==> job 6495: inputs <==
Design arbiter_puf, start of the top module:
module arbiter_puf #(parameter challenge_size = 8, response_width = 24)
					(input logic [challenge_size-1 : 0] challenge,
					input logic clk, reset,
					output logic [response_width-1 : 0] response);
Settings: LEC_CHECK=0, CAP_MARGIN=20, CORE_MARGIN=2, CORE_UTILIZATION=65, CTS_CLUSTER_DIAMETER=384, HOLD_SLACK_MARGIN=0.29, SETUP_SLACK_MARGIN=0.93, SLEW_MARGIN=20, TNS_END_PERCENT=5; clock period 3.76 ns.
run.sh (not shown) runs the stock make flow with config.mk's settings and CLKGATE_MAP_FILE=.
==> inputs of job 8500, as changes to job 6495 <==
--- a/flow/config.mk
+++ b/flow/config.mk
@@ -8,8 +8,7 @@
 export CAP_MARGIN = 20
 export CORE_MARGIN = 2
-export CORE_UTILIZATION = 65
-export CTS_CLUSTER_DIAMETER = 384
-export HOLD_SLACK_MARGIN = 0.29
-export SETUP_SLACK_MARGIN = 0.93
+export CORE_UTILIZATION = 72
+export CTS_CLUSTER_SIZE = 19
+export PLACE_DENSITY_LB_ADDON = 0.01
+export SETUP_SLACK_MARGIN = 0.62
 export SLEW_MARGIN = 20
-export TNS_END_PERCENT = 5
==> flow/constraint.sdc (replaced) <==
create_clock -name core_clock -period 2.15 [get_ports {clk}]
set_input_delay 0.4300 -clock core_clock [delete_from_list [all_inputs] [get_ports {clk}]]
set_output_delay 0.4300 -clock core_clock [all_outputs]
set_load 0.01 [all_outputs]
==> inputs of job 9416, as changes to job 6495 <==
--- a/flow/config.mk
+++ b/flow/config.mk
@@ -8,8 +8,4 @@
 export CAP_MARGIN = 20
 export CORE_MARGIN = 2
-export CORE_UTILIZATION = 65
-export CTS_CLUSTER_DIAMETER = 384
-export HOLD_SLACK_MARGIN = 0.29
-export SETUP_SLACK_MARGIN = 0.93
+export CORE_UTILIZATION = 29
 export SLEW_MARGIN = 20
-export TNS_END_PERCENT = 5
==> flow/constraint.sdc (replaced) <==
create_clock -name core_clock -period 3.86 [get_ports {clk}]
set_input_delay 0.7720 -clock core_clock [delete_from_list [all_inputs] [get_ports {clk}]]
set_output_delay 0.7720 -clock core_clock [all_outputs]
set_load 0.01 [all_outputs]
==> notes <==
Of job 6495 and job 9416, job 9416 has the higher cell count (gap about 20%, measured against job 9416).
Combinational power is about the same in job 9416 and job 6495.
Clock skew, lowest first: job 6495, job 8500, job 9416.
In job 8500 the sequential power is larger than in job 9416, by 79%.
Routed wire length: job 6495 < job 9416 < job 8500.
Of job 6495 and job 8500, job 6495 has the higher count of clock-buffer cells in the layout (gap 24).
The highest global-route usage belongs to job 8500, the lowest to job 9416.
Of job 6495 and job 9416, job 6495 has the higher worst setup slack (gap 0.21 ns).
In job 8500 the clock power is larger than in job 9416, by about 70%.
The highest worst hold slack belongs to job 6495, the lowest to job 8500.
Of job 9416 and job 6495, job 6495 has the higher first-iteration DRC count (gap about 3.4%, measured against job 6495).
Job 8500 finished clean. Job 9416 completed with no timing, DRC or antenna violations. Job 6495 ran to the end with no violations.
==> figures <==
Outcome: job 8500 timing/DRC/antenna clean; job 6495 timing/DRC/antenna clean; job 9416 timing/DRC/antenna clean
Cell Area, Placed: job 8500 195000 sq um; job 6495 195000 sq um; job 9416 200000 sq um
Overall power consumption: job 8500 145000 uW; job 6495 83700 uW; job 9416 83000 uW
Area growth from synthesis to final layout: job 8500 9.92%; job 6495 9.94%; job 9416 13.1%
Setup repair after global routing missed its margin: job 8500 true; job 6495 false; job 9416 false
Switching share of power: job 8500 20.8%; job 6495 20.6%; job 9416 21.8%
Number of instances in the placed design: job 8500 17528; job 6495 17878; job 9416 22601
Clock tree buffer count of the final layout: job 8500 565; job 6495 589; job 9416 664
Number of fill cells: job 8500 15593; job 6495 20129; job 9416 64361
Antenna violations before repair: job 8500 6; job 6495 9; job 9416 10
Uppermost layer routed: job 8500 met5; job 6495 met5; job 9416 met4
Worst Max-Slew Pin Slew: job 8500 0.660 ns; job 6495 1.02 ns; job 9416 1.02 ns
Final clock-cell share: job 8500 6.37%; job 6495 6.54%; job 9416 6.66%
Worst-case setup margin in the final layout: job 8500 0.274 ns; job 6495 1.19 ns; job 9416 0.978 ns
Die Outline Area: job 8500 268000 sq um; job 6495 296000 sq um; job 9416 660000 sq um
Setup slack at placement: job 8500 0.194 ns; job 6495 1.41 ns; job 9416 1.68 ns
Post-Route Utilization: job 8500 79.5%; job 6495 71.7%; job 9416 32.9%
Storage element area: job 8500 101000 sq um; job 6495 101000 sq um; job 9416 101000 sq um
Grt met3 use: job 8500 2.51%; job 6495 2.26%; job 9416 1.52%
Post-layout period usage: job 8500 87.3%; job 6495 68.4%; job 9416 74.7%
Final #Nets: job 8500 14444; job 6495 14395; job 9416 14375
Hold Crit Class: job 8500 primary input to flip-flop; job 6495 flip-flop to flip-flop; job 9416 primary input to flip-flop
Highest cell delay on the worst timing path: job 8500 0.40 ns; job 6495 0.55 ns; job 9416 0.76 ns

---

==> build 96 <==
Starting RTL as in the previous note.
clock: 6.32 ns
lec_check: 0
cap_margin: 35
cell_pad_in_sites_detail_placement: 0
cell_pad_in_sites_global_placement: 1
core_margin: 5
core_utilization: 46
cts_cluster_size: 70
gpl_timing_driven: 1
max_routing_layer: met5
min_routing_layer: met2
setup_slack_margin: -0.25
slew_margin: 20
==> build 79 (differences from build 96) <==
- ABC_AREA: not set -> 0
- CELL_PAD_IN_SITES_GLOBAL_PLACEMENT: 1 -> 0
- CORE_MARGIN: 5 -> 2
- CORE_UTILIZATION: 46 -> 71
- CTS_CLUSTER_SIZE: 70 -> 58
- MIN_ROUTING_LAYER: met2 -> met1
- SETUP_SLACK_MARGIN: -0.25 -> not set
==> flow/constraint.sdc (replaced) <==
create_clock -name core_clock -period 5.07 [get_ports {clk}]
set_input_delay 1.0140 -clock core_clock [delete_from_list [all_inputs] [get_ports {clk}]]
set_output_delay 1.0140 -clock core_clock [all_outputs]
set_load 0.01 [all_outputs]
==> results <==
- Critical path depth is the same in build 96 and build 79.
- Against build 79, the combinational power of build 96 is lower by 16%.
- Build 79 ran to the end with no violations. Build 96 finished with timing, DRC and antenna clean.
- In build 96 the sequential share of layout area is lower than in build 79, by 0.94 points.
- In build 96 the routed wire length is higher than in build 79, by about 9%.
- Between build 96 and build 79, the lower worst setup slack is in build 79 (gap 930 ps).
- Clock skew: build 96 is lower than build 79 (1.7 ps).
- Power: build 79 is higher than build 96 (about 17%).
- Between build 79 and build 96, the lower die area is in build 79 (gap 36%, measured against build 96).
==> figures <==
	build 96	build 79
Status	finished clean	finished clean
# clk buffers	655	608
Combined flip-flop and latch cell area	0.101 mm²	0.101 mm²
Synthesis-to-layout area growth	11.3%	9.14%
Post-Route Utilization	0.515	0.780
Share of total power consumed by net switching	0.218	0.208
Final wirelength	339000 µm	311000 µm
Fin area	0.211 mm²	0.207 mm²
Power dissipated by switching net loads	11.3 mW	12.7 mW
Highest-power group	clock	sequential cells
Wire length the detailed router placed on met1	0 µm	143000 µm
Antenna violations before repair	3	2
GRT Total Usage	0.238	0.235
Data required time of the critical path	5060 ps	4060 ps
Tapcells inserted	5451	3533
Worst slew pin tran	1130 ps	1000 ps
Routed length on met3	135000 µm	6240 µm
Data arrival, critical path	1890 ps	1820 ps

---

==> run G <==
arbiter_puf again, from the RTL that the note above started with.
Settings: LEC_CHECK=0, ABC_AREA=1, CAP_MARGIN=40, CORE_MARGIN=2, CORE_UTILIZATION=72, CTS_CLUSTER_DIAMETER=227, CTS_CLUSTER_SIZE=15, GPL_ROUTABILITY_DRIVEN=0, HOLD_SLACK_MARGIN=0.29, PLACE_DENSITY_LB_ADDON=0.01, SETUP_SLACK_MARGIN=0.57, SLEW_MARGIN=10; clock period 2.15 ns.
==> run H (differences from run G) <==
CAP_MARGIN = 20   (was 40)
CTS_CLUSTER_DIAMETER = unset   (was 227)
CTS_CLUSTER_SIZE = unset   (was 15)
GPL_ROUTABILITY_DRIVEN = unset   (was 0)
HOLD_SLACK_MARGIN = unset   (was 0.29)
PLACE_DENSITY_LB_ADDON = unset   (was 0.01)
SETUP_SLACK_MARGIN = unset   (was 0.57)
SLEW_MARGIN = 20   (was 10)
==> flow/constraint.sdc (replaced) <==
create_clock -name core_clock -period 5.48 [get_ports {clk}]
set_input_delay 1.0960 -clock core_clock [delete_from_list [all_inputs] [get_ports {clk}]]
set_output_delay 1.0960 -clock core_clock [all_outputs]
set_load 0.01 [all_outputs]
==> flow_summary.toml <==
# flow metrics
[grt]
use_met3_pct = 2.648

[route]
vias = 93084
met2WireLength_mm = 159.4
wirelength_mm = 319.9

[final_layout]
seq_area_um2 = 100900
layout.nonclk_buf_share_pct = 1.547

[sta]
fin_skew_ps = 18.41

[power]
max-vdd-ir-drop_v = 0.0007111
powerComb_w = 0.00349
p_seq_share_pct = 57.3

[worst_hold_path]
holdPathStages = 3

[run_status]
status = "timing/DRC/antenna clean"

[cts]
clk_latency_ps = 900
cts_hold_buf = 6

[critical_path]
slowest_delay_ps = 400
cp_top_family = "flip-flops"

[place]
dpl.hpwl_mm = 226.0
(the above is from run G)
==> flow_summary.toml <==
# flow metrics
[critical_path]
slowest_delay_ps = 550
cp_top_family = "buffers and inverters"

[power]
powerComb_w = 0.00105

[sta]
fin_skew_ps = 22.85

[route]
vias = 93078
wirelength_mm = 321.0
met2WireLength_mm = 157.0

[run_status]
status = "timing/DRC/antenna clean"

[final_layout]
seq_area_um2 = 100900
num-clock-buffers = 603
layout.nonclk_buf_share_pct = 0.5841

[synth]
adder_share_pct = 0.01316

[grt]
use_met3_pct = 2.265
(the above is from run H)

---

==> inputs of trial 14 <==
arbiter_puf again, from the RTL that the note above started with.
Settings: LEC_CHECK=0, CAP_MARGIN=20, CELL_PAD_IN_SITES_DETAIL_PLACEMENT=2, CELL_PAD_IN_SITES_GLOBAL_PLACEMENT=3, CORE_MARGIN=5, CORE_UTILIZATION=40, CTS_CLUSTER_DIAMETER=297, GPL_TIMING_DRIVEN=1, SETUP_SLACK_MARGIN=1.43, SLEW_MARGIN=20, TNS_END_PERCENT=45; clock period 5.22 ns.
==> build 71 (differences from trial 14) <==
==> flow/config.mk (replaced) <==
export PLATFORM = sky130hd
export DESIGN_NAME = arbiter_puf
export DESIGN_NICKNAME = arbiter_puf
export VERILOG_FILES = /design/flow/design.v
export SDC_FILE = /design/flow/constraint.sdc
export NUM_CORES = 4
export LEC_CHECK = 0
export CAP_MARGIN = 20
export CORE_MARGIN = 2
export CORE_UTILIZATION = 65
export SETUP_SLACK_MARGIN = 0.74
export SLEW_MARGIN = 20
==> flow/constraint.sdc (replaced) <==
create_clock -name core_clock -period 4.4 [get_ports {clk}]
set_input_delay 0.8800 -clock core_clock [delete_from_list [all_inputs] [get_ports {clk}]]
set_output_delay 0.8800 -clock core_clock [all_outputs]
set_load 0.01 [all_outputs]
==> results <==
| item | trial 14 | build 71 |
|---|---|---|
| Final std cell area, no fill | 0.2129 mm^2 | 0.2078 mm^2 |
| Cell count after placement | 20,170 | 17,840 |
| Antenna violations before repair | 11 | 4 |
| Number of CTS-inserted buffers | 458 | 405 |
| Result of the run | complete, no violations | complete, no violations |
| HPWL after detailed placement | 268,000 um | 210,300 um |
| Number of global-route vias before repair | 111,800 | 101,300 |
| Number of OpenROAD warnings | 47 | 63 |
| Met3 Use GR | 0.01810 | 0.02762 |
| Clock power share | 0.514 | 0.484 |
| Net switching power | 0.01374 W | 0.01476 W |
| Clock net power | 0.0328 W | 0.0343 W |
| Slew at the pin with the worst max-slew slack | 1.032 ns | 1.089 ns |
| Pint | 0.05002 W | 0.05625 W |

---

==> delta <==
arbiter_puf again, from the RTL that the note above started with.
==> flow/config.mk <==
export PLATFORM = sky130hd
export DESIGN_NAME = arbiter_puf
export DESIGN_NICKNAME = arbiter_puf
export VERILOG_FILES = /design/flow/design.v
export SDC_FILE = /design/flow/constraint.sdc
export NUM_CORES = 4
export LEC_CHECK = 0
export ABC_AREA = 1
export CAP_MARGIN = 20
export CORE_ASPECT_RATIO = 1.36
export CORE_MARGIN = 2
export CORE_UTILIZATION = 72
export CTS_CLUSTER_SIZE = 99
export SETUP_SLACK_MARGIN = -0.34
export SLEW_MARGIN = 20
export TNS_END_PERCENT = 15
==> flow/constraint.sdc <==
create_clock -name core_clock -period 3.47 [get_ports {clk}]
set_input_delay 0.6940 -clock core_clock [delete_from_list [all_inputs] [get_ports {clk}]]
set_output_delay 0.6940 -clock core_clock [all_outputs]
set_load 0.01 [all_outputs]
==> onyx: changes against delta <==
==> flow/config.mk (replaced) <==
export PLATFORM = sky130hd
export DESIGN_NAME = arbiter_puf
export DESIGN_NICKNAME = arbiter_puf
export VERILOG_FILES = /design/flow/design.v
export SDC_FILE = /design/flow/constraint.sdc
export NUM_CORES = 4
export LEC_CHECK = 0
export CAP_MARGIN = 20
export CORE_MARGIN = 2
export CORE_UTILIZATION = 72
export PLACE_DENSITY = 0.39
export SETUP_SLACK_MARGIN = 0.4
export SLEW_MARGIN = 20
export TNS_END_PERCENT = 10
==> flow/constraint.sdc (replaced) <==
create_clock -name core_clock -period 2.2 [get_ports {clk}]
set_input_delay 0.4400 -clock core_clock [delete_from_list [all_inputs] [get_ports {clk}]]
set_output_delay 0.4400 -clock core_clock [all_outputs]
set_load 0.01 [all_outputs]
==> zinc: changes against delta <==
==> flow/config.mk (replaced) <==
export PLATFORM = sky130hd
export DESIGN_NAME = arbiter_puf
export DESIGN_NICKNAME = arbiter_puf
export VERILOG_FILES = /design/flow/design.v
export SDC_FILE = /design/flow/constraint.sdc
export NUM_CORES = 4
export LEC_CHECK = 0
export CAP_MARGIN = 20
export CORE_MARGIN = 2
export CORE_UTILIZATION = 40
export SETUP_SLACK_MARGIN = 1.11
export SLEW_MARGIN = 20
==> flow/constraint.sdc (replaced) <==
create_clock -name core_clock -period 3.86 [get_ports {clk}]
set_input_delay 0.7720 -clock core_clock [delete_from_list [all_inputs] [get_ports {clk}]]
set_output_delay 0.7720 -clock core_clock [all_outputs]
set_load 0.01 [all_outputs]
==> summary of the runs <==
Via count, highest first: delta, onyx, zinc. Wire length: delta > zinc > onyx. Worst hold slack, highest first: zinc, onyx, delta. The highest final area belongs to zinc, the lowest to delta. In flip-flop count, zinc and delta do not differ. Between zinc and onyx, the lower global-route usage is in zinc (gap 11 points). In critical path depth, delta and onyx do not differ. Against zinc, the first-iteration DRC count of delta is higher by about 8%. Setup slack: onyx < delta < zinc. zinc ran to the end with no violations. delta passed the timing, DRC and antenna checks. onyx completed without violations.
==> figures <==
Core region area: zinc 471700 µm²; delta 263400 µm²; onyx 262300 µm²
RD Place Congestion: zinc 0.7071; delta 0.7865; onyx 0.7941
Power, Total: zinc 83.83 mW; delta 87.44 mW; onyx 139.9 mW
Share of synthesized cell area in and, or, nand and nor gates: zinc 0.3147%; delta 0.3988%; onyx 0.3147%
Reg2Reg Capture Point: zinc c1.c3.d0.q$_DFFE_PN0P_; delta c1.c7.d0.q$_DFFE_PN0P_; onyx c1.c4.d0.q$_DFFE_PN0P_
Worst Setup EP: zinc response[12]; delta response[23]; onyx response[20]
Comb area share: zinc 41.00%; delta 41.95%; onyx 41.71%
GR met2 Demand/Resource: zinc 21.36%; delta 45.38%; onyx 41.51%
Worst clock skew on the final layout: zinc 0.03300 ns; delta 0.02825 ns; onyx 0.02268 ns
WL met2: zinc 145.5 mm; delta 174.0 mm; onyx 158.7 mm
Maximum ir drop on the vdd rail: zinc 391.1 µV; delta 425.6 µV; onyx 666.4 µV
Post-synthesis compound-gate area fraction: zinc 0.04684%; delta 0.6160%; onyx 0.04684%
CP Data Arrival Time: zinc 1.84 ns; delta 1.79 ns; onyx 1.56 ns
Sw Ratio: zinc 21.50%; delta 21.11%; onyx 20.72%
Status: zinc timing/DRC/antenna clean; delta timing/DRC/antenna clean; onyx timing/DRC/antenna clean
Site Rows: zinc 252; delta 220; onyx 188
Yosys cell count: zinc 14220; delta 14530; onyx 14220
Launch point of the worst reg-to-reg path: zinc lfsr1.out_lfsr[7]$_DFF_PN0_; delta lfsr1.out_lfsr[7]$_DFF_PN0_; onyx en$_DFFE_PN0P_
Clock buffer count from CTS: zinc 438; delta 369; onyx 389
Post-CTS setup buffer count: zinc 0; delta 0; onyx 1
Power and IR drop assume default switching activity.
